==> flow/design.v (excerpt) <==
module JAM (
input CLK,
input RST,
output reg [2:0] W,
output reg [2:0] J,
input [6:0] Cost,
output reg [3:0] MatchCount,
output reg [9:0] MinCost,
output reg Valid );
make LEC_CHECK=0 ABC_AREA=1 CAP_MARGIN=20 CELL_PAD_IN_SITES_DETAIL_PLACEMENT=0 CORE_ASPECT_RATIO=0.81 CORE_MARGIN=2 CORE_UTILIZATION=57 CTS_CLUSTER_DIAMETER=95 SETUP_SLACK_MARGIN=-0.45 SLEW_MARGIN=5 TNS_END_PERCENT=80 finish   # period 8.59 ns
run.sh (not shown) runs the stock make flow with config.mk's settings and CLKGATE_MAP_FILE=.
The starting point produced a layout that fails on setup timing.
Next try:
--- a/flow/config.mk
+++ b/flow/config.mk
@@ -7,3 +7,3 @@
 export LEC_CHECK = 0
-export ABC_AREA = 1
+export ABC_AREA = 0
 export CAP_MARGIN = 20
@@ -14,3 +14,3 @@
 export CTS_CLUSTER_DIAMETER = 95
-export SETUP_SLACK_MARGIN = -0.45
+export SETUP_SLACK_MARGIN = 0.32
 export SLEW_MARGIN = 5
==> flow/constraint.sdc (replaced) <==
create_clock -name core_clock -period 12.4 [get_ports {CLK}]
set_input_delay 2.4800 -clock core_clock [delete_from_list [all_inputs] [get_ports {CLK}]]
set_output_delay 2.4800 -clock core_clock [all_outputs]
set_load 0.01 [all_outputs]
After rerunning:
- The changed run completed, yet does not pass: setup timing
- worst hold slack barely changes
- utilization goes up by 1.7 points
- cell area goes up by 3.4%
- clock power drops by about 35%
- power is lower by about 26%
- wire length fell by 4.4%
- sequential cell count does not change


## run A
Starting RTL as in the previous note.
Settings: LEC_CHECK=0, CAP_MARGIN=20, CORE_ASPECT_RATIO=0.57, CORE_MARGIN=10, CORE_UTILIZATION=40, SLEW_MARGIN=20; clock period 16.0 ns.
Run A was carried through to the last stage, and its layout satisfied the timing, DRC and antenna checks.
[inputs] run B vs run A
- swapping 40 for 61 in CORE_UTILIZATION
- putting CTS_CLUSTER_SIZE at 37 where nothing was set
- swapping 20 for 10 in SLEW_MARGIN
- clearing CORE_ASPECT_RATIO, which used to be 0.57
- swapping 10 for 6 in CORE_MARGIN
- putting GPL_TIMING_DRIVEN at 0 where nothing was set
Notes after the runs:
Run B vs run A — per-cell routed wire length climbed slightly. Taking run A as the reference, in run B routed length on met1 fell by about 23%, global-route usage higher, maximum number of pins on one net before global-route repair now smaller.
The following lists how run C was set up differently from run B:
- CELL_PAD_IN_SITES_GLOBAL_PLACEMENT newly set to 2
- CORE_UTILIZATION changed from 61 to 46
- CTS_CLUSTER_SIZE changed from 37 to 98
- CORE_ASPECT_RATIO newly set to 0.5
- CORE_MARGIN changed from 6 to 2
- CTS_CLUSTER_DIAMETER newly set to 248
- PLACE_DENSITY newly set to 0.85
- SLEW_MARGIN changed from 10 to 20
- GPL_TIMING_DRIVEN removed (was 0)
- ABC_AREA newly set to 0
[summary]
Sequential share of layout area of run C is on par with run B. Lower total antenna diodes in the routed design among run C and run B: run C. Note that the maximum number of pins on one net before global-route repair recorded for run B amounts to 0.56 times the value seen in run C. On synthesized area, run C and run B are neck and neck. Reported for run C and run B, xor and xnor area share after synthesis turned out identical to the last digit. Looking at met2 layer usage reported by global route, run C sits 7.0 points lower than run B does. Total power: run C below run B. Cmp run C and run B / area of the core / lower: run B.
### run C -> run D
- a deleted CORE_ASPECT_RATIO that had been 0.5
- a change of CORE_MARGIN from 2 to 6
- a change of CORE_UTILIZATION from 46 to 61
- a deleted CTS_CLUSTER_DIAMETER that had been 248
- a deleted ABC_AREA that had been 0
- a deleted PLACE_DENSITY that had been 0.85
- a deleted CTS_CLUSTER_SIZE that had been 98
- a deleted CELL_PAD_IN_SITES_GLOBAL_PLACEMENT that had been 2
### Flow results
For run C, the worst setup path startpoint was sortlist[0][2], unlike run D, where it was sortlist[0][1]. The minimum period implied by the final worst setup slack of run D exceeds that of run C by 0.24 ns. Between run C and run D, the flow reports total power draw increasing slightly. In the reports for run C and run D, the smaller routing usage on met3 belongs to run D. Against run C as the reference, run D delivers a lower initial antenna violation count. Of run C and run D, the higher worst hold slack belongs to run C. From run D to run C, number of cells in the yosys synthesis report did not move at all. Run D against run C: post-route fraction of the period consumed by the critical path went up by 1.5 points; total met2 wirelength after detailed routing fell 10%. As of run D, count of plain and timing-repair buffers in the layout had fallen by more than 10% compared to run C.


The RTL this note starts from:
==> flow/design.v <==
module JAM (
input CLK,
input RST,
output reg [2:0] W,
output reg [2:0] J,
input [6:0] Cost,
output reg [3:0] MatchCount,
output reg [9:0] MinCost,
output reg Valid );
reg [2:0] n_state;
reg [2:0] c_state;
reg [2:0] max_index;
reg [2:0] max;
reg [2:0] sortlist [0:7];
reg directions [0:7];
reg sortable;
reg [2:0] list_index;
reg [9:0] cost_sum;
reg [9:0] cost_min;
parameter IDLE          = 3'd0,
          CAL_COST      = 3'd1,
          MIN_CONFIRM   = 3'd2,
          MOVE          = 3'd3,
          FIN           = 3'd4
;
always@(posedge CLK or posedge RST) begin
    if (RST) c_state <= IDLE;
    else c_state <= n_state;
end
always@(*) begin
    case(c_state)
        IDLE : n_state = CAL_COST;
        CAL_COST : n_state = (W == 3'd7) ? MIN_CONFIRM : c_state;
        MIN_CONFIRM : n_state = MOVE;
        MOVE : n_state = (sortable == 1'b0) ? FIN : CAL_COST;
        default : n_state = c_state;
    endcase
end
always @(posedge CLK or posedge RST) begin
    if(RST) list_index <= 3'd0;
    else if(n_state == CAL_COST) list_index <= list_index + 3'd1;
    else list_index <= 3'd0;
end
always @(posedge CLK or posedge RST) begin
    if(RST)begin
        sortlist[0] <= 3'd0;
        sortlist[1] <= 3'd1;
        sortlist[2] <= 3'd2;
        sortlist[3] <= 3'd3;
        sortlist[4] <= 3'd4;
        sortlist[5] <= 3'd5;
        sortlist[6] <= 3'd6;
        sortlist[7] <= 3'd7;
    end
    else if(c_state == MOVE && sortable == 1'b1)begin
        if(directions[sortlist[max_index]] == 1'b0)begin
            sortlist[max_index] <= sortlist[max_index-1];
            sortlist[max_index-1] <= sortlist[max_index];
        end
        else if(directions[sortlist[max_index]] == 1'b1)begin
            sortlist[max_index] <= sortlist[max_index+1];
            sortlist[max_index+1] <= sortlist[max_index];
        end
    end
end
always @(posedge CLK or posedge RST) begin
    if(RST)begin
        directions[0] <= 1'b0;
        directions[1] <= 1'b0;
        directions[2] <= 1'b0;
        directions[3] <= 1'b0;
        directions[4] <= 1'b0;
        directions[5] <= 1'b0;
        directions[6] <= 1'b0;
        directions[7] <= 1'b0;
    end
    else if(c_state == MOVE && sortable == 1'b1)begin
        directions[sortlist[0]] <= (sortlist[max_index] < sortlist[0]) ? ~directions[sortlist[0]] : directions[sortlist[0]];
        directions[sortlist[1]] <= (sortlist[max_index] < sortlist[1]) ? ~directions[sortlist[1]] : directions[sortlist[1]];
        directions[sortlist[2]] <= (sortlist[max_index] < sortlist[2]) ? ~directions[sortlist[2]] : directions[sortlist[2]];
        directions[sortlist[3]] <= (sortlist[max_index] < sortlist[3]) ? ~directions[sortlist[3]] : directions[sortlist[3]];
        directions[sortlist[4]] <= (sortlist[max_index] < sortlist[4]) ? ~directions[sortlist[4]] : directions[sortlist[4]];
        directions[sortlist[5]] <= (sortlist[max_index] < sortlist[5]) ? ~directions[sortlist[5]] : directions[sortlist[5]];
        directions[sortlist[6]] <= (sortlist[max_index] < sortlist[6]) ? ~directions[sortlist[6]] : directions[sortlist[6]];
        directions[sortlist[7]] <= (sortlist[max_index] < sortlist[7]) ? ~directions[sortlist[7]] : directions[sortlist[7]];
    end
end
always @(*) begin
    begin
        max_index = 3'd0;
        max = 3'd0;
        if(max < sortlist[0] && (directions[sortlist[0]] == 1'b1 && sortlist[0] > sortlist[1]))begin
            max = sortlist[0];
            max_index = 3'd0;
        end
        if(max < sortlist[1] &&((directions[sortlist[1]] == 1'b0 && sortlist[1] > sortlist[0])||(directions[sortlist[1]] == 1'b1 && sortlist[1] > sortlist[2])))begin
            max = sortlist[1];
            max_index = 3'd1;
        end
        if(max < sortlist[2] &&((directions[sortlist[2]] == 1'b0 && sortlist[2] > sortlist[1])||(directions[sortlist[2]] == 1'b1 && sortlist[2] > sortlist[3])))begin
            max = sortlist[2];
            max_index = 3'd2;
        end
        if(max < sortlist[3] &&((directions[sortlist[3]] == 1'b0 && sortlist[3] > sortlist[2])||(directions[sortlist[3]] == 1'b1 && sortlist[3] > sortlist[4])))begin
            max = sortlist[3];
            max_index = 3'd3;
        end
        if(max < sortlist[4] &&((directions[sortlist[4]] == 1'b0 && sortlist[4] > sortlist[3])||(directions[sortlist[4]] == 1'b1 && sortlist[4] > sortlist[5])))begin
            max = sortlist[4];
            max_index = 3'd4;
        end
        if(max < sortlist[5] &&((directions[sortlist[5]] == 1'b0 && sortlist[5] > sortlist[4])||(directions[sortlist[5]] == 1'b1 && sortlist[5] > sortlist[6])))begin
            max = sortlist[5];
            max_index = 3'd5;
        end
        if(max < sortlist[6] &&((directions[sortlist[6]] == 1'b0 && sortlist[6] > sortlist[5])||(directions[sortlist[6]] == 1'b1 && sortlist[6] > sortlist[7])))begin
            max = sortlist[6];
            max_index = 3'd6;
        end
        if(max < sortlist[7] &&((directions[sortlist[7]] == 1'b0 && sortlist[7] > sortlist[6])))begin
            max = sortlist[7];
            max_index = 3'd7;
        end
    end
end
always @(*) begin
    sortable = 1'b0;
    sortable = ( directions[sortlist[0]] == 1'b1 && sortlist[0] > sortlist[1]) ? 1'b1 : sortable;
    sortable = ((directions[sortlist[1]] == 1'b0 && sortlist[1] > sortlist[0])||(directions[sortlist[1]] == 1'b1 && sortlist[1] > sortlist[2])) ? 1'b1 : sortable;
    sortable = ((directions[sortlist[2]] == 1'b0 && sortlist[2] > sortlist[1])||(directions[sortlist[2]] == 1'b1 && sortlist[2] > sortlist[3])) ? 1'b1 : sortable;
    sortable = ((directions[sortlist[3]] == 1'b0 && sortlist[3] > sortlist[2])||(directions[sortlist[3]] == 1'b1 && sortlist[3] > sortlist[4])) ? 1'b1 : sortable;
    sortable = ((directions[sortlist[4]] == 1'b0 && sortlist[4] > sortlist[3])||(directions[sortlist[4]] == 1'b1 && sortlist[4] > sortlist[5])) ? 1'b1 : sortable;
    sortable = ((directions[sortlist[5]] == 1'b0 && sortlist[5] > sortlist[4])||(directions[sortlist[5]] == 1'b1 && sortlist[5] > sortlist[6])) ? 1'b1 : sortable;
    sortable = ((directions[sortlist[6]] == 1'b0 && sortlist[6] > sortlist[5])||(directions[sortlist[6]] == 1'b1 && sortlist[6] > sortlist[7])) ? 1'b1 : sortable;
    sortable = ( directions[sortlist[7]] == 1'b0 && sortlist[7] > sortlist[6]) ? 1'b1 : sortable;
end
always @(posedge CLK or posedge RST) begin
    if(RST) W <= 3'd0;
    else if(c_state == CAL_COST) W <= list_index;
end
always @(*) begin
    J = sortlist[W];
end
always @(posedge CLK or posedge RST) begin
    if(RST) cost_sum <= 10'd0;
    else if(c_state == CAL_COST) cost_sum <= cost_sum + Cost;
    else cost_sum <= 10'd0;
end
always @(posedge CLK or posedge RST) begin
    if(RST) cost_min <= 10'd1023;
    else if(c_state == MIN_CONFIRM) cost_min <= (cost_min > cost_sum) ? cost_sum : cost_min;
end
always @(posedge CLK or posedge RST) begin
    if(RST) MinCost <= 10'd0;
    else if(c_state == FIN) MinCost <= cost_min;
end
always @(posedge CLK or posedge RST) begin
    if(RST) MatchCount <= 4'd0;
    else if(c_state == MIN_CONFIRM)begin
        if(cost_min > cost_sum) MatchCount <= 4'd1;
        else if(cost_min == cost_sum) MatchCount <= MatchCount + 4'd1;
    end
end
always @(posedge CLK or posedge RST) begin
    if(RST) Valid <= 1'b0;
    else if(c_state == FIN) Valid <= 1'b1;
end
endmodule
==> flow/config.mk <==
export PLATFORM = sky130hd
export DESIGN_NAME = JAM
export DESIGN_NICKNAME = JAM
export VERILOG_FILES = /design/flow/design.v
export SDC_FILE = /design/flow/constraint.sdc
export NUM_CORES = 4
export LEC_CHECK = 0
export ABC_AREA = 0
export CAP_MARGIN = 20
export CELL_PAD_IN_SITES_DETAIL_PLACEMENT = 0
export CORE_ASPECT_RATIO = 0.81
export CORE_MARGIN = 9
export CORE_UTILIZATION = 17
export CTS_CLUSTER_DIAMETER = 328
export GPL_ROUTABILITY_DRIVEN = 0
export HOLD_SLACK_MARGIN = 0.05
export MIN_ROUTING_LAYER = met2
export PLACE_DENSITY_LB_ADDON = 0.25
export SETUP_SLACK_MARGIN = -0.82
export SLEW_MARGIN = 5
export TNS_END_PERCENT = 80
==> flow/constraint.sdc <==
create_clock -name core_clock -period 12.4 [get_ports {CLK}]
set_input_delay 2.4800 -clock core_clock [delete_from_list [all_inputs] [get_ports {CLK}]]
set_output_delay 2.4800 -clock core_clock [all_outputs]
set_load 0.01 [all_outputs]
The starting point produced a layout that fails on negative setup slack.
Then changed:
Settings changed: CELL_PAD_IN_SITES_DETAIL_PLACEMENT 0 to 2, CTS_CLUSTER_SIZE from default to 95, GPL_ROUTABILITY_DRIVEN 0 to 1, GPL_TIMING_DRIVEN from default to 0, SETUP_SLACK_MARGIN -0.82 to 1.93, TNS_END_PERCENT 80 to 60.
Result: The new run finished but fails on negative setup slack; non-clock buffer count falls by 46; worst hold slack is better by 16 ps; fmax falls by about 8%; combinational power goes up by 19%; synthesized area stays the same; via count went up by about 1.2%; register-to-register slack is worse by 1200 ps; synthesized cell count does not change; critical path depth fell by 12; flip-flop count does not change; final area rises by 3.6%.
Then changed:
Settings changed: ABC_AREA 0 to 1, CORE_UTILIZATION 17 to 25, CTS_CLUSTER_DIAMETER 328 to 249, CTS_CLUSTER_SIZE 95 to 96, GPL_ROUTABILITY_DRIVEN 1 to default, GPL_TIMING_DRIVEN 0 to default, HOLD_SLACK_MARGIN 0.05 to default, MIN_ROUTING_LAYER met2 to default, PLACE_DENSITY_LB_ADDON 0.25 to 0.05, SETUP_SLACK_MARGIN 1.93 to 0.32, TNS_END_PERCENT 60 to 80.
Outcome: With this change the flow went through all stages and came out clean. Clock power decreases by 13%. Fmax increases by 30%. Synthesized cell count increases by 19%. Synthesized area decreases by 2.3%. Non-clock buffer count decreases by 174. Routed wire length decreases by 26%.
Then changed:
Settings changed: CELL_PAD_IN_SITES_DETAIL_PLACEMENT 2 to 0, CORE_MARGIN 9 to 2, CORE_UTILIZATION 25 to 68, CTS_CLUSTER_DIAMETER 249 to 95, CTS_CLUSTER_SIZE 96 to default, PLACE_DENSITY_LB_ADDON 0.05 to default.
Clock period 12.4 ns to 17.4 ns, I/O delays scaled along.
- worst setup slack is better by 3300 ps
- worst hold slack gets better by 14 ps
- power decreases by about 26%
- final area goes down by 6.7%
- routed wire length fell by about 24%
Power is estimated from default activity; no workload was simulated.
